==> flow/design.v <==
module clk_ctrl
(
	input				wire				clk_i					,
	input				wire				rstn_i				,	
	input				wire	[15:0]	freq						,
	output			reg				dds1_o					,
	output			reg				dds_o						
);
reg	[31:0]	cnt;
wire	[63:0]	add;
assign add =freq*32'd4294967295/16'd30000;
always@(posedge clk_i or negedge rstn_i)
	if(rstn_i ==1'b0)
		cnt <=32'd0;
	else
		cnt <=cnt +add; 
always@(posedge clk_i or negedge rstn_i)
	if(rstn_i ==1'b0)
		dds_o <=1'b0;
	else if(cnt >=32'd2147483648)
		dds_o <=1'b1;
	else
		dds_o <=1'b0;		
reg	[31:0]	cnt1;
wire	[63:0]	add1;
assign add1 =(freq/8'd36)*32'd4294967295/16'd3000;
always@(posedge clk_i or negedge rstn_i)
	if(rstn_i ==1'b0)
		cnt1 <=32'd0;
	else
		cnt1 <=cnt1 +add1; 
always@(posedge clk_i or negedge rstn_i)
	if(rstn_i ==1'b0)
		dds1_o <=1'b0;
	else if(cnt1 >=32'd2147483648)
		dds1_o <=1'b1;
	else
		dds1_o <=1'b0;		
endmodule
==> flow/run.sh <==
#!/bin/bash
# the make line also repeats each setting of config.mk as NAME=value (left out here)
make -C /OpenROAD-flow-scripts/flow DESIGN_CONFIG=/design/flow/config.mk WORK_HOME=/design/flow/orfs CLKGATE_MAP_FILE= finish
==> flow/config.mk <==
export PLATFORM = sky130hd
export DESIGN_NAME = clk_ctrl
export DESIGN_NICKNAME = clk_ctrl
export VERILOG_FILES = /design/flow/design.v
export SDC_FILE = /design/flow/constraint.sdc
export NUM_CORES = 4
export LEC_CHECK = 0
export ABC_AREA = 1
export CAP_MARGIN = 20
export CORE_MARGIN = 2
export CORE_UTILIZATION = 72
export CTS_CLUSTER_DIAMETER = 308
export CTS_CLUSTER_SIZE = 100
export SLEW_MARGIN = 20
==> flow/constraint.sdc <==
create_clock -name core_clock -period 51.7 [get_ports {clk_i}]
set_input_delay 10.3400 -clock core_clock [delete_from_list [all_inputs] [get_ports {clk_i}]]
set_output_delay 10.3400 -clock core_clock [all_outputs]
set_load 0.01 [all_outputs]
==> impl_metrics.csv, run 1 <==
group,metric,value,unit
logic_synthesis,edf_count,0,
logic_synthesis,ys_warn_count,1,
logic_synthesis,synth_cell_type_count,84,
logic_synthesis,fa_ha_area_frac,0.197,
place,placed_cells,9708,
clock_network,clock_sinks,66,
floorplan,chipArea,73500,um^2
logic_synthesis,top_area_cell,"nand2_1",
logic_synthesis,ys_sh_xor,0.0545,
logic_synthesis,synth-simple-area-share,0.525,
logic_synthesis,synthesis.nets,8508,
logic_synthesis,ys_area,51400,um^2
outcome,outcome,"stopped before the end",
logic_synthesis,avgSynthCellArea,6.56,um^2
clock_network,clockBufferDepth,2,
global_routing,globalRouteOverflowTotal,3584,
clock_network,numCtsBuffers,9,
floorplan,fp_util,0.730,
floorplan,num_rows,97,
floorplan,die_w,271,um
place,dp.final_hpwl,127,mm
place,gp_congestion,0.993,
logic_synthesis,synth_flops,66,
global_routing,grt_use_total,0.973,
outcome,tool.error,"[ERROR GRT-0232] Routing congestion too high. Check the congestion heatmap in the GUI.",
logic_synthesis,ys_top_cells_by_count,"nand2_1 (1929), inv_1 (1157), nand3_1 (793)",
logic_synthesis,yosys-stat-cells,7835,
floorplan,fp.dieH,271,um
logic_synthesis,synth-main-ff-cell,"dfrtp_1",
logic_synthesis,synthArstFlopShare,1.00,
floorplan,coreArea,70400,um^2
clock_network,hold_buffers,0,
logic_synthesis,synth_area,51400,um^2
logic_synthesis,top_cell,"nand2_1",
outcome,failed_stage,"global routing (5_1_grt)",
logic_synthesis,mux_share,0.000414,
logic_synthesis,yosysSeqAreaShare,0.0321,
logic_synthesis,ys_top_cells_by_area,"nand2_1 (14%), fa_1 (10%), ha_1 (9.6%), nand2_4 (9.0%), inv_1 (8.5%)",
logic_synthesis,top_cell_area_share,0.141,
logic_synthesis,synth.logic.top_family,"simple AND/OR/NAND/NOR gates",
clock_network,cts_root_buffer,"clkbuf_16",
floorplan,pin_count,20,
logic_synthesis,aoi_share,0.0804,
logic_synthesis,netlist_instances,7835,
clock_network,htree_levels,3,
place,placement.io_buffers,19,
## per-layer routing
layer  track usage  GRT overflow
met2          1.15          2371
met4          1.07           848
met3         0.852           154
met1         0.892           205
met5         0.678             6
## stage by stage
stage               instance area (um^2)  hold slack [ns]  worst slack [ns]
detailed placement                 60400            0.393             -3.82
global placement                   60400            0.387             -1.37
floorplan                          52400            0.449           -0.0727
CTS                                63600            0.408           -0.0556
## timing repair
action,in CTS
setup buffers,173
endpoints found under the setup margin,32
resized,383
hold endpoints to repair,0
cloned,15
pin swaps,255
==> run 2: changes to the inputs <==
CTS_CLUSTER_DIAMETER = default   (was 308)
CTS_CLUSTER_SIZE = 90   (was 100)
HOLD_SLACK_MARGIN = 0.29   (was default)
PLACE_DENSITY_LB_ADDON = 0.28   (was default)
clock period = 48.9 ns   (was 51.7 ns; I/O delays follow)
==> run 2 against run 1 <==
The flow again stops in global routing (5_1_grt). Die area unchanged. Synthesized area unchanged. Synthesized cell count unchanged.
==> impl_metrics.csv, run 2 <==
group,metric,value,unit
outcome,outcome,"stopped before the end",
outcome,failed_stage,"global routing (5_1_grt)",
outcome,tool.error,"[ERROR GRT-0116] Global routing finished with congestion. Check the congestion regions in the DRC Viewer.",
logic_synthesis,top_cell,"nand2_1",
global_routing,globalRouteOverflowTotal,27,
logic_synthesis,ys_sh_xor,0.0545,
floorplan,pin_count,20,
logic_synthesis,ys_top_cells_by_count,"nand2_1 (1929), inv_1 (1157), nand3_1 (793)",
logic_synthesis,top_cell_area_share,0.141,
logic_synthesis,synth_cell_type_count,84,
logic_synthesis,aoi_share,0.0804,
logic_synthesis,ys_top_cells_by_area,"nand2_1 (14%), fa_1 (10%), ha_1 (9.6%), nand2_4 (9.0%), inv_1 (8.5%)",
logic_synthesis,synthArstFlopShare,1.00,
logic_synthesis,avgSynthCellArea,6.56,um^2
logic_synthesis,netlist_instances,7835,
place,placement.io_buffers,19,
floorplan,fp_util,0.730,
floorplan,fp.dieH,271,um
place,dpl_worst_slack,-5.60,ns
global_routing,grt_use_total,0.724,
logic_synthesis,ys_warn_count,1,
clock_network,clockBufferDepth,2,
floorplan,chipArea,73500,um^2
clock_network,cts_root_buffer,"clkbuf_16",
clock_network,clock_sinks,66,
place,gp_congestion,1.03,
logic_synthesis,ys_area,51400,um^2
logic_synthesis,synthesis.nets,8508,
logic_synthesis,yosys-stat-cells,7835,
logic_synthesis,edf_count,0,
logic_synthesis,synth_area,51400,um^2
clock_network,numCtsBuffers,9,
clock_network,hold_buffers,0,
logic_synthesis,top_area_cell,"nand2_1",
floorplan,die_w,271,um
floorplan,num_rows,97,
logic_synthesis,synth-simple-area-share,0.525,
clock_network,htree_levels,3,
logic_synthesis,synth.logic.top_family,"simple AND/OR/NAND/NOR gates",
logic_synthesis,fa_ha_area_frac,0.197,
place,dp.final_hpwl,133,mm
logic_synthesis,mux_share,0.000414,
logic_synthesis,synth_flops,66,
logic_synthesis,yosysSeqAreaShare,0.0321,
floorplan,coreArea,70400,um^2
logic_synthesis,synth-main-ff-cell,"dfrtp_1",
run 2: repair_timing:
action | 4_1_cts
endpoints found under the setup margin | 39
gates cloned | 11
buffers inserted | 251
pin swaps | 276
resized | 377
run 2: per-layer routing:
layer  overflow  GRT usage
met1          1      0.690
met3          1      0.565
met2         13      0.920
met5          0      0.379
met4         12      0.728
run 2: metrics by stage:
step / utilization / std cells / cell area, um^2
after floorplan: - / 7835 / 52900
after global placement: 0.869 / 9754 / 61200
after CTS: 0.922 / 10000 / 64900
after detailed placement: 0.869 / 9754 / 61200
==> run 3: changes to the inputs <==
ABC_AREA = default   (was 1)
CELL_PAD_IN_SITES_DETAIL_PLACEMENT = 2   (was default)
CELL_PAD_IN_SITES_GLOBAL_PLACEMENT = 3   (was default)
CORE_ASPECT_RATIO = 0.8   (was default)
CORE_UTILIZATION = 47   (was 72)
CTS_CLUSTER_SIZE = 66   (was 90)
GPL_TIMING_DRIVEN = 0   (was default)
HOLD_SLACK_MARGIN = default   (was 0.29)
PLACE_DENSITY_LB_ADDON = 0.15   (was 0.28)
TNS_END_PERCENT = 15   (was default)
clock period = 61.2 ns   (was 48.9 ns; I/O delays follow)
==> run 3 against run 2 <==
The flow stops in global placement without I/O (3_1_place_gp_skip_io). Die area increased by 65%. Synthesized area up 8.5%. Synthesized cell count down 9.5%.
==> impl_metrics.csv, run 3 <==
group,metric,value,unit
logic_synthesis,yosys-stat-cells,7093,
logic_synthesis,synthesis.nets,7766,
floorplan,fp_util,0.472,
outcome,failed_stage,"global placement without I/O (3_1_place_gp_skip_io)",
logic_synthesis,top_cell,"inv_1",
outcome,outcome,"stopped before the end",
floorplan,coreArea,118000,um^2
logic_synthesis,synth-main-ff-cell,"dfrtp_1",
logic_synthesis,ys_top_cells_by_area,"fa_1 (9.3%), ha_1 (8.9%), xnor2_1 (6.1%), a21oi_1 (4.6%), inv_1 (3.6%)",
outcome,tool.error,"[ERROR FLW-0024] Place density exceeds 1.0 (current PLACE_DENSITY_LB_ADDON =  0.15). Please check if the value of  PLACE_DENSITY_LB_ADDON is between 0 and 0.99.",
logic_synthesis,yosysSeqAreaShare,0.0296,
logic_synthesis,top_cell_area_share,0.0933,
floorplan,num_rows,113,
floorplan,die_w,389,um
logic_synthesis,ys_top_cells_by_count,"inv_1 (539), nand2_1 (525), nor2_1 (516)",
logic_synthesis,mux_share,0.0354,
logic_synthesis,synth_cell_type_count,223,
logic_synthesis,avgSynthCellArea,7.86,um^2
floorplan,chipArea,121000,um^2
logic_synthesis,fa_ha_area_frac,0.191,
logic_synthesis,ys_warn_count,1,
logic_synthesis,synth_area,55800,um^2
logic_synthesis,synthArstFlopShare,1.00,
logic_synthesis,top_area_cell,"fa_1",
logic_synthesis,ys_area,55800,um^2
logic_synthesis,synth-simple-area-share,0.207,
logic_synthesis,netlist_instances,7093,
logic_synthesis,synth_flops,66,
logic_synthesis,synth.logic.top_family,"AND-OR/OR-AND gates",
floorplan,fp.dieH,312,um
logic_synthesis,aoi_share,0.351,
logic_synthesis,edf_count,0,
logic_synthesis,ys_sh_xor,0.102,
==> run 4: changes to the inputs <==
CELL_PAD_IN_SITES_DETAIL_PLACEMENT = default   (was 2)
CELL_PAD_IN_SITES_GLOBAL_PLACEMENT = default   (was 3)
CORE_ASPECT_RATIO = default   (was 0.8)
CORE_UTILIZATION = 72   (was 47)
CTS_CLUSTER_SIZE = default   (was 66)
GPL_TIMING_DRIVEN = default   (was 0)
PLACE_DENSITY_LB_ADDON = default   (was 0.15)
TNS_END_PERCENT = default   (was 15)
clock period = 34.0 ns   (was 61.2 ns; I/O delays follow)
==> run 4 against run 3 <==
The run fails in detailed placement (3_5_place_dp). Synthesized area is the same. Die area shrank 34%. Synthesized cell count is the same.
==> impl_metrics.csv, run 4 <==
group,metric,value,unit
outcome,tool.error,"[ERROR DPL-0038] Utilization greater than 100%, impossible to legalize",
logic_synthesis,ys_sh_xor,0.102,
logic_synthesis,synth-main-ff-cell,"dfrtp_1",
logic_synthesis,avgSynthCellArea,7.86,um^2
logic_synthesis,ys_top_cells_by_count,"inv_1 (539), nand2_1 (525), nor2_1 (516)",
logic_synthesis,mux_share,0.0354,
logic_synthesis,synthArstFlopShare,1.00,
logic_synthesis,edf_count,0,
logic_synthesis,synth-simple-area-share,0.207,
logic_synthesis,synth_cell_type_count,223,
floorplan,chipArea,79700,um^2
outcome,outcome,"stopped before the end",
logic_synthesis,synth_flops,66,
floorplan,fp.dieH,282,um
floorplan,num_rows,102,
logic_synthesis,top_cell,"inv_1",
floorplan,die_w,282,um
logic_synthesis,fa_ha_area_frac,0.191,
logic_synthesis,yosys-stat-cells,7093,
logic_synthesis,top_area_cell,"fa_1",
place,gp_congestion,1.14,
place,placement.io_buffers,19,
logic_synthesis,netlist_instances,7093,
logic_synthesis,ys_area,55800,um^2
logic_synthesis,ys_warn_count,1,
logic_synthesis,synth.logic.top_family,"AND-OR/OR-AND gates",
logic_synthesis,synth_area,55800,um^2
logic_synthesis,synthesis.nets,7766,
logic_synthesis,yosysSeqAreaShare,0.0296,
logic_synthesis,top_cell_area_share,0.0933,
logic_synthesis,aoi_share,0.351,
floorplan,coreArea,77100,um^2
outcome,failed_stage,"detailed placement (3_5_place_dp)",
floorplan,fp_util,0.724,
logic_synthesis,ys_top_cells_by_area,"fa_1 (9.3%), ha_1 (8.9%), xnor2_1 (6.1%), a21oi_1 (4.6%), inv_1 (3.6%)",
floorplan,pin_count,20,
[run 4: per-stage QoR]
stage	cell area [um^2]	hold slack, ns	std cells	setup TNS (ns)
2_1_floorplan	58000	0.449	7093	-986.11
3_3_place_gp	77600	0.385	10600	-1023.19
==> run 5: changes to the inputs <==
ABC_AREA = 1   (was default)
CAP_MARGIN = 0   (was 20)
CELL_PAD_IN_SITES_DETAIL_PLACEMENT = 0   (was default)
CORE_ASPECT_RATIO = 0.93   (was default)
CORE_UTILIZATION = 71   (was 72)
CTS_CLUSTER_DIAMETER = 341   (was default)
CTS_CLUSTER_SIZE = 38   (was default)
GPL_ROUTABILITY_DRIVEN = 1   (was default)
MAX_ROUTING_LAYER = met4   (was default)
SETUP_SLACK_MARGIN = 0.88   (was default)
TNS_END_PERCENT = 5   (was default)
clock period = 59.3 ns   (was 34.0 ns; I/O delays follow)
==> run 5 against run 4 <==
Now clean on timing, DRC and antenna. Die area decreased by 6.5%. Synthesized area fell by 7.9%. Synthesized cell count up 10%.
==> impl_metrics.csv, run 5 <==
group,metric,value,unit
logic_synthesis,mux_share,0.000414,
worst_setup_path,timing.rr.end,"cnt[31]",
global_routing,grt_pass1_vias,47800,
final_layout,fill_cells,5371,
floorplan,fp.dieH,263,um
worst_setup_path,cp_slowest_stage_delay,0.56,ns
logic_synthesis,synth_cell_type_count,84,
floorplan,chipArea,74600,um^2
sta,worst_slew_pin_slew,0.996,ns
worst_setup_path,cp-start-kind,"input port",
final_layout,fin_util,0.796,
logic_synthesis,synthArstFlopShare,1.00,
logic_synthesis,synth-main-ff-cell,"dfrtp_1",
logic_synthesis,synth_flops,66,
logic_synthesis,synth.logic.top_family,"simple AND/OR/NAND/NOR gates",
worst_setup_path,worstSetupPathDepth,365,
logic_synthesis,yosys-stat-cells,7835,
worst_setup_path,arrival,57.04,ns
worst_setup_path,end_kind,"flop",
worst_setup_path,crit_path_start,"freq[9]",
run,cap_violations,0,
worst_setup_path,reg2reg_slack,54.39,ns
worst_hold_path,hp-class,"reg2reg",
floorplan,pin_count,20,
clock_network,numCtsBuffers,9,
routing,vias,51400,
worst_setup_path,r2r-start,"cnt[2]",
global_routing,grt_pass1_wl,217,mm
clock_network,clock_sinks,66,
worst_hold_path,min_to,"dds1_o",
routing,drtIter0Drc,3157,
clock_network,cts_root_buffer,"clkbuf_16",
sta,layout_setup_ws,2.55,ns
final_layout,area_growth,11.3,%
logic_synthesis,top_area_cell,"nand2_1",
floorplan,coreArea,71900,um^2
logic_synthesis,synth_area,51400,um^2
worst_setup_path,worst_ep_required_time,59.60,ns
global_routing,grt_max_degree,67,
sta,maxSlewViolCount,0,
final_layout,logic_area,46100,um^2
clock_network,hold_buffers,0,
place,dp.final_hpwl,109,mm
final_layout,nets,8868,
clock_network,clk_latency,0.38,ns
sta,fin_crit,56.75,ns
clock_network,clockBufferDepth,2,
worst_setup_path,critPathBufInv,65,
worst_setup_path,cpMostUsedCell,"nand2_1",
routing,drc_errors,0,
final_layout,fin_cells,9170,
floorplan,fp_util,0.715,
clock_network,htree_levels,3,
sta,slew_headroom,0.332,
logic_synthesis,netlist_instances,7835,
worst_hold_path,hp-start,"cnt1[31]",
logic_synthesis,ys_top_cells_by_area,"nand2_1 (14%), fa_1 (10%), ha_1 (9.6%), nand2_4 (9.0%), inv_1 (8.5%)",
sta,rsz0062_at_grt,"true",
logic_synthesis,ys_area,51400,um^2
worst_setup_path,critical-path-top-delay-family,"simple AND/OR/NAND/NOR gates",
place,placed_cells,8942,
routing,post_drt_wl_per_cell,14.7,um
routing,avgViaCountPerCell,5.60,
floorplan,die_w,283,um
logic_synthesis,yosysSeqAreaShare,0.0321,
logic_synthesis,avgSynthCellArea,6.56,um^2
clock_network,clk_pin_slew,0.06,ns
sta,finalSetupViolCount,0,
sta,hold_ws,0.394,ns
logic_synthesis,ys_top_cells_by_count,"nand2_1 (1929), inv_1 (1157), nand3_1 (793)",
sta,period_used_share,0.957,
routing,ant_nets,0,
global_routing,globalRouteOverflowTotal,0,
routing,diodes,0,
routing,first_pass_iters,8,
clock_network,tritoncts,"yes",
routing,wl,135,mm
logic_synthesis,top_cell_area_share,0.141,
sta,hold_violations,0,
logic_synthesis,edf_count,0,
logic_synthesis,top_cell,"nand2_1",
sta,fin_skew,0.0109,ns
place,dpl_worst_slack,-1.25,ns
global_routing,grt_antenna_before_repair,0,
place,gp_congestion,1.03,
sta,max_freq,17.6,MHz
logic_synthesis,aoi_share,0.0804,
run,openroad.warnings,65,
worst_setup_path,criticalPathCategory,"in2reg",
logic_synthesis,fa_ha_area_frac,0.197,
worst_setup_path,cpMaxStageDelayCell,"fa_1",
worst_setup_path,path_max_fanout,9,
worst_setup_path,critPathCapture,"cnt1[31]",
logic_synthesis,synthesis.nets,8508,
worst_hold_path,whs_path_depth,0,
worst_setup_path,reg2regPathDepth,27,
place,placement.io_buffers,19,
logic_synthesis,ys_sh_xor,0.0545,
logic_synthesis,synth-simple-area-share,0.525,
final_layout,flop_area,1650,um^2
floorplan,num_rows,95,
outcome,outcome,"finished clean",
global_routing,grt_use_total,0.346,
logic_synthesis,ys_warn_count,1,
run 5: stage by stage:
| step | instance area (um^2) | TNS, ns |
|---|---|---|
| floorplan | 51400 | 0 |
| global placement | 53400 | 0 |
| detailed placement | 53400 | -8.06 |
| CTS | 53900 | 0 |
| global route | 57200 | -9.57 |
| finish | 57200 | 0 |
run 5: cell type report:
cell class | count | area share
Multi-Input combinational cell | 6429 | 0.805
Sequential cell | 66 | 0.0289
Tap cell | 970 | 0.0212
Clock buffer | 11 | 0.00407
Timing Repair Buffer | 364 | 0.0493
Inverter | 1325 | 0.0906
Clock inverter | 5 | 0.000962
run 5: timing repair:
item                                    4_1_cts  5_1_grt
cloned                                        0       19
endpoints found under the setup margin       17       32
setup buffers                                 7      186
resized                                      31      501
pin swaps                                     5      228
run 5: layer usage:
layer | global-route usage | share of wire
met1 | 0.424 | 0.42
met2 | 0.596 | 0.49
met3 | 0.0269 | 0.047
met4 | 0.122 | 0.039
met5 | - | 0
==> run 6: changes to the inputs <==
ABC_AREA = default   (was 1)
CAP_MARGIN = 20   (was 0)
CELL_PAD_IN_SITES_DETAIL_PLACEMENT = default   (was 0)
CORE_ASPECT_RATIO = default   (was 0.93)
CTS_CLUSTER_DIAMETER = default   (was 341)
CTS_CLUSTER_SIZE = 77   (was 38)
GPL_ROUTABILITY_DRIVEN = default   (was 1)
SETUP_SLACK_MARGIN = default   (was 0.88)
TNS_END_PERCENT = default   (was 5)
clock period = 62.3 ns   (was 59.3 ns; I/O delays follow)
==> run 6 against run 5 <==
The flow now stops in global routing (5_1_grt). Die area rose by 8.4%. Synthesized cell count fell by 9.5%. Synthesized area rose by 8.5%.
==> impl_metrics.csv, run 6 <==
group,metric,value,unit
logic_synthesis,synth_area,55800,um^2
clock_network,hold_buffers,0,
floorplan,num_rows,102,
logic_synthesis,top_cell_area_share,0.0933,
logic_synthesis,ys_warn_count,1,
logic_synthesis,synth_cell_type_count,223,
logic_synthesis,synth.logic.top_family,"AND-OR/OR-AND gates",
place,placed_cells,9064,
place,placed_area,64700,um^2
logic_synthesis,synthesis.nets,7766,
logic_synthesis,synth-simple-area-share,0.207,
logic_synthesis,synth_flops,66,
outcome,outcome,"stopped before the end",
floorplan,die_w,284,um
place,gp_congestion,1.01,
logic_synthesis,aoi_share,0.351,
clock_network,cts_root_buffer,"clkbuf_16",
floorplan,fp.dieH,284,um
logic_synthesis,ys_top_cells_by_count,"inv_1 (539), nand2_1 (525), nor2_1 (516)",
logic_synthesis,ys_top_cells_by_area,"fa_1 (9.3%), ha_1 (8.9%), xnor2_1 (6.1%), a21oi_1 (4.6%), inv_1 (3.6%)",
logic_synthesis,yosysSeqAreaShare,0.0296,
clock_network,clockBufferDepth,2,
logic_synthesis,top_cell,"inv_1",
floorplan,pin_count,20,
logic_synthesis,yosys-stat-cells,7093,
logic_synthesis,avgSynthCellArea,7.86,um^2
clock_network,clock_sinks,66,
logic_synthesis,mux_share,0.0354,
logic_synthesis,ys_area,55800,um^2
logic_synthesis,edf_count,0,
logic_synthesis,fa_ha_area_frac,0.191,
floorplan,fp_util,0.719,
logic_synthesis,synthArstFlopShare,1.00,
floorplan,coreArea,77600,um^2
place,placement.io_buffers,19,
clock_network,numCtsBuffers,9,
clock_network,htree_levels,3,
logic_synthesis,netlist_instances,7093,
logic_synthesis,synth-main-ff-cell,"dfrtp_1",
place,dpl_worst_slack,-1.99,ns
floorplan,chipArea,80800,um^2
logic_synthesis,top_area_cell,"fa_1",
place,dp.final_hpwl,141,mm
logic_synthesis,ys_sh_xor,0.102,
outcome,failed_stage,"global routing (5_1_grt)",
==> run 6: what timing repair did <==
item,in CTS
resized,130
cloned,2
pin swaps,92
buffers inserted,109
hold endpoints to repair,0
setup endpoints to repair,12
==> run 6: stage by stage <==
| stage | setup TNS, ns | utilization | hold slack (ns) |
|---|---|---|---|
| 2_1_floorplan | -0.205 | - | 0.449 |
| 3_3_place_gp | -0.387 | 0.834 | 0.424 |
| 3_5_place_dp | -13.41 | 0.834 | 0.420 |
| 4_1_cts | -0.176 | 0.858 | 0.446 |
==> run 7: changes to the inputs <==
ABC_AREA = 1   (was default)
CORE_UTILIZATION = 68   (was 71)
CTS_CLUSTER_SIZE = default   (was 77)
MAX_ROUTING_LAYER = default   (was met4)
clock period = 72.1 ns   (was 62.3 ns; I/O delays follow)
==> run 7 against run 6 <==
Now clean on timing, DRC and antenna. Synthesized cell count grew 10%. Die area down 3.8%. Synthesized area decreased by 7.9%.
==> impl_metrics.csv, run 7 <==
group,metric,value,unit
outcome,outcome,"finished clean",
logic_synthesis,top_cell,"nand2_1",
global_routing,grt_max_degree,56,
run,cap_violations,0,
logic_synthesis,ys_top_cells_by_count,"nand2_1 (1929), inv_1 (1157), nand3_1 (793)",
global_routing,use_met3,0.0254,
final_layout,flop_area,1650,um^2
clock_network,cts_root_buffer,"clkbuf_16",
clock_network,hold_buffers,0,
worst_setup_path,critPathBufInv,54,
run,openroad.warnings,64,
worst_setup_path,reg2reg_slack,67.16,ns
logic_synthesis,ys_top_cells_by_area,"nand2_1 (14%), fa_1 (10%), ha_1 (9.6%), nand2_4 (9.0%), inv_1 (8.5%)",
place,placed_cells,8793,
floorplan,fp_util,0.689,
clock_network,clock_sinks,66,
floorplan,pin_count,20,
floorplan,num_rows,100,
clock_network,tritoncts,"yes",
global_routing,globalRoute.busiestLayer,"met2",
place,dpl_worst_slack,2.37,ns
logic_synthesis,synth-simple-area-share,0.525,
logic_synthesis,netlist_instances,7835,
routing,drc_errors,0,
logic_synthesis,mux_share,0.000414,
place,placed_area,52300,um^2
logic_synthesis,edf_count,0,
final_layout,area_growth,2.76,%
clock_network,htree_levels,3,
logic_synthesis,yosys-stat-cells,7835,
worst_setup_path,cpMaxStageDelayCell,"clkdlybuf4s50_1",
logic_synthesis,synth_flops,66,
logic_synthesis,ys_sh_xor,0.0545,
worst_hold_path,hp-start,"cnt[31]",
logic_synthesis,synth_area,51400,um^2
worst_setup_path,critical-path-top-delay-family,"simple AND/OR/NAND/NOR gates",
routing,ant_nets,0,
place,placement.io_buffers,19,
worst_setup_path,crit_path_start,"freq[11]",
clock_network,numCtsBuffers,9,
sta,worst_slew_pin_slew,1.06,ns
logic_synthesis,synth.logic.top_family,"simple AND/OR/NAND/NOR gates",
logic_synthesis,ys_area,51400,um^2
floorplan,coreArea,74600,um^2
logic_synthesis,aoi_share,0.0804,
global_routing,grt_pass1_vias,46400,
logic_synthesis,synth_cell_type_count,84,
global_routing,grt_antenna_before_repair,4,
floorplan,chipArea,77800,um^2
sta,max_freq,15.3,MHz
sta,fin_crit,65.49,ns
clock_network,clk_latency,0.41,ns
worst_setup_path,cp-start-kind,"input port",
final_layout,nets,8516,
logic_synthesis,fa_ha_area_frac,0.197,
worst_setup_path,critPathCapture,"cnt1[31]",
routing,avgViaCountPerCell,5.46,
sta,finalSetupViolCount,0,
worst_setup_path,worst_ep_required_time,72.43,ns
worst_hold_path,min_to,"dds_o",
sta,maxSlewViolCount,0,
final_layout,fin_util,0.708,
routing,drtIter0Drc,2579,
worst_setup_path,worstSetupPathDepth,349,
routing,post_drt_wl_per_cell,14.0,um
sta,hold_ws,0.413,ns
routing,wl,124,mm
place,gp_congestion,0.977,
sta,slew_headroom,0.290,
global_routing,grt_use_total,0.321,
worst_setup_path,cpMostUsedCell,"nand2_1",
sta,fin_skew,0.0218,ns
worst_setup_path,r2r-start,"cnt[2]",
final_layout,fill_cells,6637,
global_routing,grt_pass1_wl,214,mm
logic_synthesis,synthesis.nets,8508,
worst_setup_path,path_max_fanout,13,
logic_synthesis,ys_warn_count,1,
logic_synthesis,yosysSeqAreaShare,0.0321,
clock_network,clk_pin_slew,0.09,ns
worst_setup_path,arrival,65.82,ns
worst_setup_path,timing.rr.end,"cnt[31]",
worst_setup_path,criticalPathCategory,"in2reg",
logic_synthesis,avgSynthCellArea,6.56,um^2
global_routing,use_met2,0.586,
final_layout,final_area,52800,um^2
floorplan,fp.dieH,279,um
clock_network,clockBufferDepth,2,
final_layout,logic_area,44200,um^2
worst_setup_path,end_kind,"flop",
sta,hold_violations,0,
global_routing,globalRouteOverflowTotal,0,
logic_synthesis,top_cell_area_share,0.141,
sta,layout_setup_ws,6.61,ns
worst_hold_path,hp-class,"reg2reg",
routing,first_pass_iters,6,
global_routing,met1_usage,0.393,
sta,period_used_share,0.908,
logic_synthesis,synth-main-ff-cell,"dfrtp_1",
floorplan,die_w,279,um
logic_synthesis,synthArstFlopShare,1.00,
routing,vias,48100,
worst_setup_path,cp_slowest_stage_delay,0.76,ns
place,dp.final_hpwl,107,mm
final_layout,fin_cells,8820,
worst_setup_path,reg2regPathDepth,28,
logic_synthesis,top_area_cell,"nand2_1",
worst_hold_path,whs_path_depth,0,
sta,fin_setup_tns,0,ns
## run 7: repair_timing
action | in CTS | in global routing
setup endpoints to repair | 0 | 32
resized | 0 | 30
setup buffers | 0 | 8
## run 7: layout make-up
type	count	area share
Antenna cell	3	0.000142
Multi-Input combinational cell	6410	0.836
Timing Repair Buffer	31	0.00512
Inverter	1325	0.0979
Clock inverter	7	0.00204
Clock buffer	9	0.00426
Sequential cell	66	0.0313
Tap cell	969	0.0230
## run 7: layer usage
layer  vias to the layer above  routed length (um)
met4                         0                4530
met2                       979               60900
met1                     22100               54100
met5                         -                   0
li1                      24800                   -
met3                       229                4340
==> run 8: changes to the inputs <==
ABC_AREA = default   (was 1)
CELL_PAD_IN_SITES_DETAIL_PLACEMENT = 0   (was default)
CORE_ASPECT_RATIO = 0.93   (was default)
CORE_UTILIZATION = 72   (was 68)
CTS_CLUSTER_DIAMETER = 341   (was default)
GPL_ROUTABILITY_DRIVEN = 1   (was default)
MAX_ROUTING_LAYER = met4   (was default)
SETUP_SLACK_MARGIN = -2.0   (was default)
TNS_END_PERCENT = 80   (was default)
clock period = 59.6 ns   (was 72.1 ns; I/O delays follow)
==> run 8 against run 7 <==
Now fails the layout checks on negative setup slack. Synthesized area grew 8.5%. Flip-flop count is the same. Register-to-register slack lost 14 ns. First-iteration DRC count grew to 3.5 times the previous value. Utilization grew 18 points. Cell area grew 29%. Die area grew 2.5%.
==> impl_metrics.csv, run 8 <==
group,metric,value,unit
outcome,outcome,"finished with violations",
outcome,so_faults,"negative setup slack",
worst_setup_path,cp-start-kind,"input port",
floorplan,fp.dieH,272,um
clock_network,clk_latency,0.44,ns
worst_setup_path,critPathBufInv,34,
clock_network,hold_buffers,0,
sta,maxSlewViolCount,0,
place,dp.final_hpwl,145,mm
floorplan,num_rows,98,
worst_hold_path,min_to,"dds1_o",
logic_synthesis,ys_sh_xor,0.102,
logic_synthesis,synthArstFlopShare,1.00,
worst_setup_path,r2r-start,"cnt[1]",
logic_synthesis,top_cell_area_share,0.0933,
routing,wl,205,mm
logic_synthesis,synth_flops,66,
floorplan,pin_count,20,
clock_network,clk_pin_slew,0.08,ns
final_layout,fill_cells,3920,
final_layout,nets,8957,
sta,layout_setup_ws,-8.14,ns
routing,vias,66500,
global_routing,grt_pass1_wl,296,mm
worst_setup_path,critPathCapture,"cnt1[30]",
logic_synthesis,ys_top_cells_by_count,"inv_1 (539), nand2_1 (525), nor2_1 (516)",
routing,drc_errors,0,
worst_setup_path,cpMostUsedCell,"a21oi_1",
logic_synthesis,mux_share,0.0354,
worst_setup_path,end_kind,"flop",
final_layout,fin_util,0.889,
logic_synthesis,aoi_share,0.351,
floorplan,die_w,293,um
sta,hold_violations,0,
worst_setup_path,critical-path-top-delay-family,"AND-OR/OR-AND gates",
worst_setup_path,criticalPathCategory,"in2reg",
worst_setup_path,cp_slowest_stage_delay,1.12,ns
clock_network,clockBufferDepth,2,
sta,max_freq,14.8,MHz
logic_synthesis,synth.logic.top_family,"AND-OR/OR-AND gates",
sta,slew_headroom,0.0345,
logic_synthesis,synth_area,55800,um^2
logic_synthesis,synthesis.nets,7766,
worst_hold_path,hp-class,"reg2reg",
sta,fin_setup_tns,-179.08,ns
routing,first_pass_iters,10,
logic_synthesis,fa_ha_area_frac,0.191,
place,placement.io_buffers,19,
logic_synthesis,synth_cell_type_count,223,
routing,post_drt_wl_per_cell,22.1,um
routing,avgViaCountPerCell,7.15,
sta,worst_slew_pin_slew,1.43,ns
sta,period_used_share,1.14,
global_routing,grt_pass1_vias,61400,
run,openroad.warnings,67,
worst_setup_path,cpMaxStageDelayCell,"o21ai_0",
logic_synthesis,top_area_cell,"fa_1",
logic_synthesis,synth-simple-area-share,0.207,
final_layout,area_growth,22.4,%
sta,fin_crit,67.74,ns
clock_network,numCtsBuffers,9,
global_routing,grt_max_degree,67,
clock_network,tritoncts,"yes",
worst_setup_path,crit_path_start,"freq[4]",
logic_synthesis,avgSynthCellArea,7.86,um^2
clock_network,cts_root_buffer,"clkbuf_16",
worst_setup_path,timing.rr.end,"cnt[31]",
worst_hold_path,whs_path_depth,0,
logic_synthesis,ys_warn_count,1,
logic_synthesis,ys_top_cells_by_area,"fa_1 (9.3%), ha_1 (8.9%), xnor2_1 (6.1%), a21oi_1 (4.6%), inv_1 (3.6%)",
logic_synthesis,yosys-stat-cells,7093,
global_routing,grt_antenna_before_repair,10,
routing,drtIter0Drc,9067,
sta,rsz0062_at_grt,"true",
logic_synthesis,top_cell,"inv_1",
floorplan,coreArea,76800,um^2
clock_network,htree_levels,3,
floorplan,chipArea,79700,um^2
logic_synthesis,synth-main-ff-cell,"dfrtp_1",
global_routing,grt_use_total,0.449,
worst_setup_path,worst_ep_required_time,59.92,ns
worst_setup_path,reg2reg_slack,53.08,ns
worst_hold_path,hp-start,"cnt1[31]",
final_layout,flop_area,1650,um^2
worst_setup_path,worstSetupPathDepth,254,
floorplan,fp_util,0.727,
sta,fin_skew,0.0201,ns
logic_synthesis,ys_area,55800,um^2
sta,finalSetupViolCount,33,
worst_setup_path,path_max_fanout,8,
routing,ant_nets,0,
final_layout,logic_area,51900,um^2
worst_setup_path,reg2regPathDepth,32,
logic_synthesis,edf_count,0,
logic_synthesis,yosysSeqAreaShare,0.0296,
global_routing,globalRouteOverflowTotal,0,
place,gp_congestion,1.05,
logic_synthesis,netlist_instances,7093,
worst_setup_path,arrival,68.07,ns
clock_network,clock_sinks,66,
run,cap_violations,0,
[run 8: area by class of cell]
class / instances / share of cell area
sequential: 66 / 0.0242
antenna: 11 / 0.000403
timing repair buffer: 1425 / 0.159
tap: 1000 / 0.0183
clock inverter: 6 / 0.00132
clock buffer: 10 / 0.00335
inverter: 582 / 0.0339
multi-input combinational: 6200 / 0.760
[run 8: timing repair]
| item | in CTS | in global routing |
|---|---|---|
| gates cloned | 0 | 1 |
| buffers inserted | 11 | 63 |
| endpoints found under the setup margin | 14 | 46 |
| pin swaps | 26 | 104 |
| resized | 31 | 174 |
[run 8: stage by stage]
step / setup slack [ns] / cells / hold slack [ns] / instance area [um^2]
after floorplan: -2.21 / 7093 / 0.449 / 57200
after global routing: -10.24 / 9299 / 0.410 / 68300
final: -8.14 / 9300 / 0.406 / 68300
after global placement: -2.20 / 9200 / 0.387 / 66200
after CTS: -3.36 / 9226 / 0.406 / 66800
after detailed placement: -4.22 / 9200 / 0.385 / 66200
[run 8: per-layer routing]
layer / up-vias / global-route usage / routed length, um
li1: 28900 / - / -
met2: 5129 / 0.757 / 93700
met5: - / - / 0
met4: 0 / 0.217 / 16000
met1: 30700 / 0.523 / 72900
met3: 1755 / 0.0682 / 22600
==> run 9: changes to the inputs <==
CELL_PAD_IN_SITES_DETAIL_PLACEMENT = default   (was 0)
CORE_ASPECT_RATIO = default   (was 0.93)
CORE_UTILIZATION = 13   (was 72)
CTS_CLUSTER_DIAMETER = default   (was 341)
GPL_ROUTABILITY_DRIVEN = default   (was 1)
MAX_ROUTING_LAYER = default   (was met4)
SETUP_SLACK_MARGIN = default   (was -2.0)
TNS_END_PERCENT = default   (was 80)
clock period = 84.3 ns   (was 59.6 ns; I/O delays follow)
==> run 9 against run 8 <==
The run now finishes clean. Clock skew rose by 0.0035 ns. Clock-buffer cell count did not move. Final cell count rose by 36%. Critical path depth fell by 9. Cell area fell by 9.7%. Die area rose to 5.4 times the previous value. Flip-flop count did not move. Via count fell by 21%. Synthesized area did not move. Routed wire length fell by 25%. Highest routed layer unchanged.
==> impl_metrics.csv, run 9 <==
group,metric,value,unit
outcome,outcome,"finished clean",
logic_synthesis,synth_cell_type_count,223,
floorplan,fp.dieH,659,um
logic_synthesis,ys_sh_xor,0.102,
worst_setup_path,cp-start-kind,"input port",
clock_network,clock_sinks,66,
run,cap_violations,0,
logic_synthesis,ys_top_cells_by_area,"fa_1 (9.3%), ha_1 (8.9%), xnor2_1 (6.1%), a21oi_1 (4.6%), inv_1 (3.6%)",
clock_network,clockBufferDepth,2,
global_routing,grt_max_degree,55,
logic_synthesis,avgSynthCellArea,7.86,um^2
worst_setup_path,critPathCapture,"cnt1[31]",
logic_synthesis,synthesis.nets,7766,
place,dp.final_hpwl,125,mm
logic_synthesis,top_cell,"inv_1",
worst_setup_path,reg2regPathDepth,31,
worst_setup_path,cpMaxStageDelayCell,"clkdlybuf4s50_1",
worst_setup_path,cpMostUsedCell,"a21oi_1",
logic_synthesis,synth_area,55800,um^2
sta,worst_slew_pin_slew,1.05,ns
floorplan,num_rows,240,
routing,ant_nets,0,
routing,wl,154,mm
sta,fin_setup_tns,0,ns
sta,slew_headroom,0.298,
clock_network,clk_latency,0.43,ns
clock_network,htree_levels,3,
logic_synthesis,synth-simple-area-share,0.207,
sta,maxSlewViolCount,0,
worst_setup_path,r2r-start,"cnt[0]",
place,placed_area,60900,um^2
worst_setup_path,critPathBufInv,20,
logic_synthesis,synth-main-ff-cell,"dfrtp_1",
logic_synthesis,mux_share,0.0354,
floorplan,pin_count,20,
logic_synthesis,top_area_cell,"fa_1",
routing,drtIter0Drc,3629,
routing,post_drt_wl_per_cell,12.2,um
worst_setup_path,criticalPathCategory,"in2reg",
routing,vias,52800,
run,openroad.warnings,62,
final_layout,area_growth,10.5,%
worst_setup_path,crit_path_start,"freq[4]",
clock_network,numCtsBuffers,9,
floorplan,coreArea,427000,um^2
worst_setup_path,critical-path-top-delay-family,"AND-OR/OR-AND gates",
worst_setup_path,path_max_fanout,23,
sta,fin_skew,0.0236,ns
final_layout,fill_cells,48700,
logic_synthesis,ys_area,55800,um^2
logic_synthesis,ys_warn_count,1,
global_routing,grt_pass1_vias,49500,
global_routing,grt_pass1_wl,256,mm
floorplan,chipArea,434000,um^2
clock_network,cts_root_buffer,"clkbuf_16",
final_layout,nets,7596,
logic_synthesis,aoi_share,0.351,
sta,fin_crit,78.98,ns
routing,drc_errors,0,
sta,finalSetupViolCount,0,
worst_setup_path,reg2reg_slack,77.87,ns
worst_hold_path,hp-class,"reg2reg",
global_routing,grt_use_total,0.0679,
logic_synthesis,synth.logic.top_family,"AND-OR/OR-AND gates",
worst_setup_path,worstSetupPathDepth,245,
sta,max_freq,12.7,MHz
worst_hold_path,min_to,"dds1_o",
routing,avgViaCountPerCell,4.18,
place,placement.io_buffers,19,
logic_synthesis,edf_count,0,
logic_synthesis,synthArstFlopShare,1.00,
global_routing,grt_antenna_before_repair,18,
clock_network,clk_pin_slew,0.06,ns
logic_synthesis,netlist_instances,7093,
sta,period_used_share,0.937,
global_routing,globalRouteOverflowTotal,0,
worst_setup_path,arrival,79.32,ns
logic_synthesis,yosys-stat-cells,7093,
logic_synthesis,fa_ha_area_frac,0.191,
worst_setup_path,worst_ep_required_time,84.64,ns
sta,hold_violations,0,
clock_network,hold_buffers,0,
final_layout,final_area,61700,um^2
logic_synthesis,top_cell_area_share,0.0933,
worst_hold_path,whs_path_depth,0,
clock_network,tritoncts,"yes",
floorplan,fp_util,0.131,
worst_setup_path,timing.rr.end,"cnt[30]",
logic_synthesis,yosysSeqAreaShare,0.0296,
floorplan,die_w,659,um
place,gp_congestion,0.870,
worst_hold_path,hp-start,"cnt1[31]",
routing,first_pass_iters,6,
logic_synthesis,ys_top_cells_by_count,"inv_1 (539), nand2_1 (525), nor2_1 (516)",
worst_setup_path,cp_slowest_stage_delay,0.71,ns
worst_setup_path,end_kind,"flop",
logic_synthesis,synth_flops,66,
run 9: routing by layer:
| metal | up-vias | routed length [um] | global-route usage | share of wire |
|---|---|---|---|---|
| met5 | - | 0 | 0 | 0 |
| met4 | 0 | 2470 | 0.0132 | 0.016 |
| met3 | 147 | 5560 | 0.00562 | 0.036 |
| met2 | 1190 | 71900 | 0.114 | 0.47 |
| met1 | 25300 | 73900 | 0.0943 | 0.48 |
| li1 | 26100 | - | - | - |
run 9: final cells by class:
| type | instances | area, um^2 | area share |
|---|---|---|---|
| antenna | 3 | 7.51 | 0.000122 |
| clock inverter | 6 | 115 | 0.00187 |
| timing repair buffer | 65 | 536 | 0.00869 |
| sequential | 66 | 1650 | 0.0268 |
| multi-input combinational | 6199 | 49700 | 0.806 |
| tap | 5687 | 7120 | 0.115 |
| clock buffer | 10 | 229 | 0.00371 |
| inverter | 582 | 2280 | 0.0370 |
run 9: timing repair:
item / 4_1_cts / 5_1_grt
setup buffers: 0 / 10
resized: 0 / 44
endpoints found under the setup margin: 0 / 23
run 9: through the flow:
stage          cells  hold WS, ns  utilization  worst slack [ns]
2_1_floorplan   7093        0.449            -             12.20
3_3_place_gp   12600        0.383        0.143              2.92
3_5_place_dp   12600        0.392        0.143              1.65
4_1_cts        12600        0.412        0.143              1.92
5_1_grt        12600        0.439        0.144          -0.00352
6_report       12600        0.413        0.144              5.32
==> run 10: changes to the inputs <==
CAP_MARGIN = 40   (was 20)
CORE_UTILIZATION = 65   (was 13)
MAX_ROUTING_LAYER = met4   (was default)
clock period = 57.4 ns   (was 84.3 ns; I/O delays follow)
==> run 10 against run 9 <==
Now fails the layout checks on negative setup slack. Routed wire length grew 41%. Final cell count shrank 22%. Cell area grew 20%. Flip-flop count is the same. Clock skew shrank 0.0053 ns. Non-clock buffer count grew 1723. Register-to-register slack lost 27 ns. Critical path depth grew 14.
==> impl_metrics.csv, run 10 <==
group,metric,value,unit
place,dp.final_hpwl,140,mm
logic_synthesis,ys_top_cells_by_area,"fa_1 (9.3%), ha_1 (8.9%), xnor2_1 (6.1%), a21oi_1 (4.6%), inv_1 (3.6%)",
worst_setup_path,critPathCapture,"cnt1[30]",
logic_synthesis,top_area_cell,"fa_1",
worst_hold_path,hp-class,"reg2reg",
worst_hold_path,whs_path_depth,0,
logic_synthesis,top_cell_area_share,0.0933,
worst_setup_path,critPathBufInv,43,
floorplan,fp_util,0.655,
floorplan,fp.dieH,297,um
logic_synthesis,edf_count,0,
global_routing,grt_max_degree,55,
run,openroad.warnings,67,
global_routing,grt_pass1_vias,63100,
logic_synthesis,netlist_instances,7093,
routing,first_pass_iters,10,
worst_setup_path,cpMostUsedCell,"buf_4",
routing,vias,68200,
worst_setup_path,timing.rr.end,"cnt[31]",
logic_synthesis,synth_area,55800,um^2
global_routing,met1_usage,0.500,
final_layout,fill_cells,4626,
worst_setup_path,reg2regPathDepth,32,
floorplan,num_rows,107,
logic_synthesis,fa_ha_area_frac,0.191,
logic_synthesis,ys_area,55800,um^2
global_routing,globalRoute.busiestLayer,"met2",
logic_synthesis,synthArstFlopShare,1.00,
sta,finalSetupViolCount,32,
logic_synthesis,mux_share,0.0354,
sta,max_freq,15.4,MHz
place,gp_congestion,1.00,
outcome,so_faults,"negative setup slack",
run,cap_violations,0,
logic_synthesis,ys_sh_xor,0.102,
clock_network,clock_sinks,66,
worst_setup_path,cp-start-kind,"input port",
place,placement.io_buffers,19,
logic_synthesis,ys_warn_count,1,
logic_synthesis,synth.logic.top_family,"AND-OR/OR-AND gates",
logic_synthesis,top_cell,"inv_1",
clock_network,clockBufferDepth,2,
clock_network,numCtsBuffers,9,
logic_synthesis,yosysSeqAreaShare,0.0296,
worst_setup_path,cp_slowest_stage_delay,0.61,ns
sta,slew_headroom,0.179,
logic_synthesis,avgSynthCellArea,7.86,um^2
clock_network,hold_buffers,0,
sta,hold_violations,0,
logic_synthesis,synth-main-ff-cell,"dfrtp_1",
logic_synthesis,ys_top_cells_by_count,"inv_1 (539), nand2_1 (525), nor2_1 (516)",
logic_synthesis,synth_flops,66,
worst_setup_path,path_max_fanout,7,
routing,ant_nets,0,
worst_setup_path,cpMaxStageDelayCell,"or4_4",
sta,fin_crit,64.95,ns
logic_synthesis,synthesis.nets,7766,
clock_network,clk_pin_slew,0.07,ns
worst_setup_path,crit_path_start,"freq[9]",
floorplan,pin_count,20,
clock_network,tritoncts,"yes",
global_routing,grt_pass1_wl,306,mm
worst_setup_path,arrival,65.26,ns
final_layout,fin_util,0.866,
global_routing,globalRouteOverflowTotal,0,
global_routing,grt_antenna_before_repair,6,
routing,avgViaCountPerCell,6.95,
sta,layout_setup_ws,-7.55,ns
routing,wl,217,mm
global_routing,grt_use_total,0.413,
sta,maxSlewViolCount,0,
worst_setup_path,worst_ep_required_time,57.71,ns
logic_synthesis,synth-simple-area-share,0.207,
logic_synthesis,yosys-stat-cells,7093,
sta,fin_setup_tns,-165.88,ns
final_layout,area_growth,32.2,%
outcome,outcome,"finished with violations",
sta,fin_skew,0.0184,ns
floorplan,die_w,297,um
routing,post_drt_wl_per_cell,22.1,um
worst_hold_path,hp-start,"cnt[31]",
clock_network,cts_root_buffer,"clkbuf_16",
routing,drtIter0Drc,8248,
floorplan,chipArea,88200,um^2
worst_setup_path,r2r-start,"cnt[1]",
worst_setup_path,end_kind,"flop",
floorplan,coreArea,85100,um^2
logic_synthesis,aoi_share,0.351,
sta,rsz0062_at_grt,"true",
sta,period_used_share,1.13,
worst_setup_path,criticalPathCategory,"in2reg",
worst_setup_path,worstSetupPathDepth,259,
sta,worst_slew_pin_slew,1.23,ns
global_routing,use_met2,0.698,
routing,drc_errors,0,
clock_network,htree_levels,3,
logic_synthesis,synth_cell_type_count,223,
worst_setup_path,critical-path-top-delay-family,"AND-OR/OR-AND gates",
clock_network,clk_latency,0.43,ns
worst_setup_path,reg2reg_slack,51.37,ns
global_routing,use_met3,0.0439,
worst_hold_path,min_to,"dds_o",
final_layout,nets,9323,
sta,hold_ws,0.398,ns
-- run 10: through the flow --
step / std cells / cell area (um^2) / setup WS [ns]
detailed placement: 9450 / 67200 / -6.13
floorplan: 7093 / 57200 / -3.92
global placement: 9437 / 67100 / -4.15
global route: 9805 / 73800 / -9.22
CTS: 9676 / 70500 / -3.47
finish: 9807 / 73800 / -7.55
-- run 10: what timing repair did --
action / CTS / global route
endpoints found under the setup margin: 34 / 53
gates resized: 311 / 497
pin swaps: 242 / 258
setup buffers: 224 / 157
gates cloned: 5 / 0
-- run 10: layout make-up --
class	instances	area [um^2]	share of cell area
Inverter	582	2330	0.0316
Antenna cell	8	20.0	0.000271
Timing Repair inverter	1	3.75	0.0000509
Clock inverter	5	53.8	0.000729
Clock buffer	11	243	0.00329
Sequential cell	66	1650	0.0224
Timing Repair Buffer	1788	13900	0.188
Multi-Input combinational cell	6202	54100	0.734
Tap cell	1144	1430	0.0194
-- run 10: per-layer routing --
layer  wire, um  share of wire
met2     102000           0.47
met5          0              0
met1      79100           0.37
met4      16500          0.076
met3      19500          0.090
==> run 11: changes to the inputs <==
CAP_MARGIN = 20   (was 40)
CORE_UTILIZATION = 70   (was 65)
CTS_CLUSTER_DIAMETER = 291   (was default)
CTS_CLUSTER_SIZE = 37   (was default)
MAX_ROUTING_LAYER = default   (was met4)
clock period = 57.2 ns   (was 57.4 ns; I/O delays follow)
==> run 11 against run 10 <==
The run now fails in global routing (5_1_grt). Synthesized area is the same. Synthesized cell count is the same. Die area decreased by 7.0%.
==> impl_metrics.csv, run 11 <==
group,metric,value,unit
outcome,outcome,"stopped before the end",
outcome,failed_stage,"global routing (5_1_grt)",
outcome,tool.error,"[ERROR GRT-0232] Routing congestion too high. Check the congestion heatmap in the GUI.",
floorplan,die_w,286,um
clock_network,hold_buffers,0,
clock_network,clockBufferDepth,2,
place,dp.final_hpwl,142,mm
logic_synthesis,fa_ha_area_frac,0.191,
logic_synthesis,synth_flops,66,
floorplan,coreArea,79000,um^2
logic_synthesis,top_area_cell,"fa_1",
place,placement.io_buffers,19,
floorplan,num_rows,103,
logic_synthesis,aoi_share,0.351,
logic_synthesis,yosys-stat-cells,7093,
logic_synthesis,ys_area,55800,um^2
floorplan,chipArea,82000,um^2
logic_synthesis,mux_share,0.0354,
global_routing,globalRouteOverflowTotal,315,
logic_synthesis,synth-simple-area-share,0.207,
logic_synthesis,edf_count,0,
logic_synthesis,synthArstFlopShare,1.00,
global_routing,grt_use_total,0.820,
logic_synthesis,netlist_instances,7093,
logic_synthesis,synth.logic.top_family,"AND-OR/OR-AND gates",
logic_synthesis,synthesis.nets,7766,
place,gp_congestion,1.04,
logic_synthesis,synth-main-ff-cell,"dfrtp_1",
floorplan,fp.dieH,286,um
logic_synthesis,ys_warn_count,1,
logic_synthesis,ys_top_cells_by_count,"inv_1 (539), nand2_1 (525), nor2_1 (516)",
logic_synthesis,synth_cell_type_count,223,
clock_network,numCtsBuffers,9,
floorplan,fp_util,0.706,
logic_synthesis,synth_area,55800,um^2
clock_network,clock_sinks,66,
floorplan,pin_count,20,
logic_synthesis,yosysSeqAreaShare,0.0296,
logic_synthesis,ys_sh_xor,0.102,
clock_network,htree_levels,3,
logic_synthesis,ys_top_cells_by_area,"fa_1 (9.3%), ha_1 (8.9%), xnor2_1 (6.1%), a21oi_1 (4.6%), inv_1 (3.6%)",
logic_synthesis,top_cell,"inv_1",
clock_network,cts_root_buffer,"clkbuf_16",
logic_synthesis,avgSynthCellArea,7.86,um^2
logic_synthesis,top_cell_area_share,0.0933,
## run 11: timing repair
action,4_1_cts
endpoints found under the setup margin,36
pin swaps,269
gates cloned,1
setup buffers,228
resized,333
## run 11: metrics by stage
| step | cell area, um^2 | setup WS [ns] | cells |
|---|---|---|---|
| after floorplan | 57200 | -4.08 | 7093 |
| after global placement | 66700 | -4.04 | 9308 |
| after detailed placement | 66700 | -5.85 | 9308 |
| after CTS | 70200 | -3.57 | 9529 |
## run 11: per-layer routing
metal / overflow / global-route usage
met3: 18 / 0.702
met4: 110 / 0.754
met1: 24 / 0.823
met5: 3 / 0.590
met2: 160 / 0.959
==> run 12: changes to the inputs <==
CAP_MARGIN = 15   (was 20)
CORE_UTILIZATION = 72   (was 70)
CTS_CLUSTER_DIAMETER = default   (was 291)
CTS_CLUSTER_SIZE = default   (was 37)
MAX_ROUTING_LAYER = met4   (was default)
SETUP_SLACK_MARGIN = -1.88   (was default)
clock period = 59.1 ns   (was 57.2 ns; I/O delays follow)
==> run 12 against run 11 <==
The run again fails in global routing (5_1_grt). Die area decreased by 2.7%. Synthesized area unchanged. Synthesized cell count unchanged.
==> impl_metrics.csv, run 12 <==
group,metric,value,unit
outcome,outcome,"stopped before the end",
outcome,failed_stage,"global routing (5_1_grt)",
floorplan,fp.dieH,282,um
place,placement.io_buffers,19,
logic_synthesis,synth_flops,66,
logic_synthesis,synth_cell_type_count,223,
logic_synthesis,aoi_share,0.351,
logic_synthesis,synth-simple-area-share,0.207,
place,placed_area,65900,um^2
logic_synthesis,synthArstFlopShare,1.00,
logic_synthesis,mux_share,0.0354,
floorplan,fp_util,0.724,
clock_network,clockBufferDepth,2,
clock_network,numCtsBuffers,9,
floorplan,coreArea,77100,um^2
logic_synthesis,top_cell_area_share,0.0933,
logic_synthesis,top_cell,"inv_1",
clock_network,cts_root_buffer,"clkbuf_16",
logic_synthesis,ys_area,55800,um^2
logic_synthesis,ys_sh_xor,0.102,
logic_synthesis,fa_ha_area_frac,0.191,
logic_synthesis,synth-main-ff-cell,"dfrtp_1",
logic_synthesis,yosys-stat-cells,7093,
logic_synthesis,yosysSeqAreaShare,0.0296,
logic_synthesis,ys_top_cells_by_count,"inv_1 (539), nand2_1 (525), nor2_1 (516)",
logic_synthesis,top_area_cell,"fa_1",
floorplan,chipArea,79700,um^2
logic_synthesis,synth.logic.top_family,"AND-OR/OR-AND gates",
logic_synthesis,ys_top_cells_by_area,"fa_1 (9.3%), ha_1 (8.9%), xnor2_1 (6.1%), a21oi_1 (4.6%), inv_1 (3.6%)",
clock_network,htree_levels,3,
floorplan,die_w,282,um
place,dp.final_hpwl,141,mm
logic_synthesis,netlist_instances,7093,
logic_synthesis,avgSynthCellArea,7.86,um^2
place,gp_congestion,1.03,
logic_synthesis,ys_warn_count,1,
logic_synthesis,synth_area,55800,um^2
place,placed_cells,9192,
floorplan,num_rows,102,
floorplan,pin_count,20,
logic_synthesis,synthesis.nets,7766,
clock_network,hold_buffers,0,
logic_synthesis,edf_count,0,
clock_network,clock_sinks,66,
[run 12: per-stage QoR]
stage | setup TNS (ns) | setup slack (ns)
global placement | -22.84 | -2.62
floorplan | -21.93 | -2.56
CTS | -38.60 | -2.99
detailed placement | -78.99 | -4.85
[run 12: repair_timing]
action | 4_1_cts
gates cloned | 1
setup endpoints to repair | 19
pin swaps | 87
resized | 120
buffers inserted | 62
==> run 13: changes to the inputs <==
CAP_MARGIN = 20   (was 15)
CELL_PAD_IN_SITES_DETAIL_PLACEMENT = 0   (was default)
CORE_ASPECT_RATIO = 0.93   (was default)
CTS_CLUSTER_DIAMETER = 341   (was default)
GPL_ROUTABILITY_DRIVEN = 1   (was default)
SETUP_SLACK_MARGIN = -1.48   (was -1.88)
TNS_END_PERCENT = 55   (was default)
clock period = 59.2 ns   (was 59.1 ns; I/O delays follow)
==> run 13 against run 12 <==
The flow again stops in global routing (5_1_grt). Die area barely moved. Synthesized cell count did not move. Synthesized area did not move.
==> impl_metrics.csv, run 13 <==
group,metric,value,unit
logic_synthesis,synthesis.nets,7766,
outcome,outcome,"stopped before the end",
logic_synthesis,top_cell,"inv_1",
logic_synthesis,ys_top_cells_by_count,"inv_1 (539), nand2_1 (525), nor2_1 (516)",
logic_synthesis,synth-main-ff-cell,"dfrtp_1",
clock_network,cts_root_buffer,"clkbuf_16",
clock_network,hold_buffers,0,
clock_network,htree_levels,3,
logic_synthesis,edf_count,0,
logic_synthesis,ys_top_cells_by_area,"fa_1 (9.3%), ha_1 (8.9%), xnor2_1 (6.1%), a21oi_1 (4.6%), inv_1 (3.6%)",
logic_synthesis,top_cell_area_share,0.0933,
floorplan,pin_count,20,
logic_synthesis,avgSynthCellArea,7.86,um^2
logic_synthesis,ys_area,55800,um^2
floorplan,coreArea,76800,um^2
clock_network,numCtsBuffers,9,
floorplan,die_w,293,um
logic_synthesis,synth_cell_type_count,223,
logic_synthesis,synthArstFlopShare,1.00,
logic_synthesis,mux_share,0.0354,
logic_synthesis,yosysSeqAreaShare,0.0296,
place,placed_cells,9216,
logic_synthesis,ys_warn_count,1,
floorplan,chipArea,79700,um^2
floorplan,fp_util,0.727,
place,gp_congestion,1.06,
logic_synthesis,synth_flops,66,
floorplan,num_rows,98,
logic_synthesis,synth-simple-area-share,0.207,
logic_synthesis,yosys-stat-cells,7093,
logic_synthesis,ys_sh_xor,0.102,
outcome,failed_stage,"global routing (5_1_grt)",
logic_synthesis,netlist_instances,7093,
clock_network,clockBufferDepth,2,
logic_synthesis,synth_area,55800,um^2
logic_synthesis,aoi_share,0.351,
place,dp.final_hpwl,147,mm
clock_network,clock_sinks,66,
logic_synthesis,top_area_cell,"fa_1",
floorplan,fp.dieH,272,um
logic_synthesis,synth.logic.top_family,"AND-OR/OR-AND gates",
place,placement.io_buffers,19,
place,dpl_worst_slack,-4.94,ns
logic_synthesis,fa_ha_area_frac,0.191,
-- run 13: timing repair --
action / 4_1_cts
setup buffers: 35
resized: 69
setup endpoints to repair: 23
pin swaps: 66
-- run 13: stage by stage --
stage          hold slack (ns)  area [um^2]
4_1_cts                  0.437        67300
3_5_place_dp             0.407        66300
3_3_place_gp             0.412        66300
2_1_floorplan            0.449        57200
==> run 14: changes to the inputs <==
ABC_AREA = 1   (was default)
CAP_MARGIN = 0   (was 20)
CTS_CLUSTER_SIZE = 72   (was default)
HOLD_SLACK_MARGIN = 0.3   (was default)
SETUP_SLACK_MARGIN = -2.0   (was -1.48)
TNS_END_PERCENT = 80   (was 55)
clock period = 46.9 ns   (was 59.2 ns; I/O delays follow)
==> run 14 against run 13 <==
The run again fails in global routing (5_1_grt). Synthesized cell count up 10%. Die area down 7.8%. Synthesized area down 7.9%.
==> impl_metrics.csv, run 14 <==
group,metric,value,unit
clock_network,htree_levels,3,
floorplan,die_w,281,um
place,dp.final_hpwl,129,mm
logic_synthesis,ys_top_cells_by_area,"nand2_1 (14%), fa_1 (10%), ha_1 (9.6%), nand2_4 (9.0%), inv_1 (8.5%)",
logic_synthesis,synth-main-ff-cell,"dfrtp_1",
logic_synthesis,edf_count,0,
logic_synthesis,ys_sh_xor,0.0545,
floorplan,pin_count,20,
logic_synthesis,netlist_instances,7835,
outcome,outcome,"stopped before the end",
clock_network,hold_buffers,0,
logic_synthesis,synth_cell_type_count,84,
outcome,failed_stage,"global routing (5_1_grt)",
logic_synthesis,ys_warn_count,1,
logic_synthesis,top_area_cell,"nand2_1",
clock_network,clockBufferDepth,2,
logic_synthesis,fa_ha_area_frac,0.197,
floorplan,fp_util,0.727,
logic_synthesis,synth.logic.top_family,"simple AND/OR/NAND/NOR gates",
place,gp_congestion,1.04,
logic_synthesis,avgSynthCellArea,6.56,um^2
floorplan,coreArea,70700,um^2
logic_synthesis,yosys-stat-cells,7835,
logic_synthesis,mux_share,0.000414,
clock_network,cts_root_buffer,"clkbuf_16",
logic_synthesis,synth-simple-area-share,0.525,
place,placed_cells,9810,
clock_network,clock_sinks,66,
logic_synthesis,aoi_share,0.0804,
logic_synthesis,ys_top_cells_by_count,"nand2_1 (1929), inv_1 (1157), nand3_1 (793)",
logic_synthesis,yosysSeqAreaShare,0.0321,
place,placement.io_buffers,19,
logic_synthesis,ys_area,51400,um^2
global_routing,globalRouteOverflowTotal,233,
floorplan,chipArea,73500,um^2
place,dpl_worst_slack,-7.00,ns
logic_synthesis,synth_flops,66,
outcome,tool.error,"[ERROR GRT-0232] Routing congestion too high. Check the congestion heatmap in the GUI.",
global_routing,grt_use_total,0.801,
logic_synthesis,top_cell_area_share,0.141,
clock_network,numCtsBuffers,9,
floorplan,fp.dieH,262,um
logic_synthesis,top_cell,"nand2_1",
logic_synthesis,synthesis.nets,8508,
floorplan,num_rows,94,
logic_synthesis,synthArstFlopShare,1.00,
logic_synthesis,synth_area,51400,um^2
==> run 14: per-stage QoR <==
| stage | hold WS [ns] | TNS (ns) | instance area [um^2] |
|---|---|---|---|
| floorplan | 0.449 | -67.63 | 52900 |
| global placement | 0.383 | -99.98 | 61500 |
| detailed placement | 0.388 | -185.30 | 61500 |
| CTS | 0.397 | -90.61 | 64400 |
==> run 14: layer usage <==
metal	GRT usage	GRT overflow
met5	-	-
met4	0.731	76
met3	0.690	25
met2	0.943	106
met1	0.782	26
==> run 14: what timing repair did <==
item,4_1_cts
setup buffers,165
pin swaps,250
gates cloned,17
endpoints found under the setup margin,32
gates resized,309
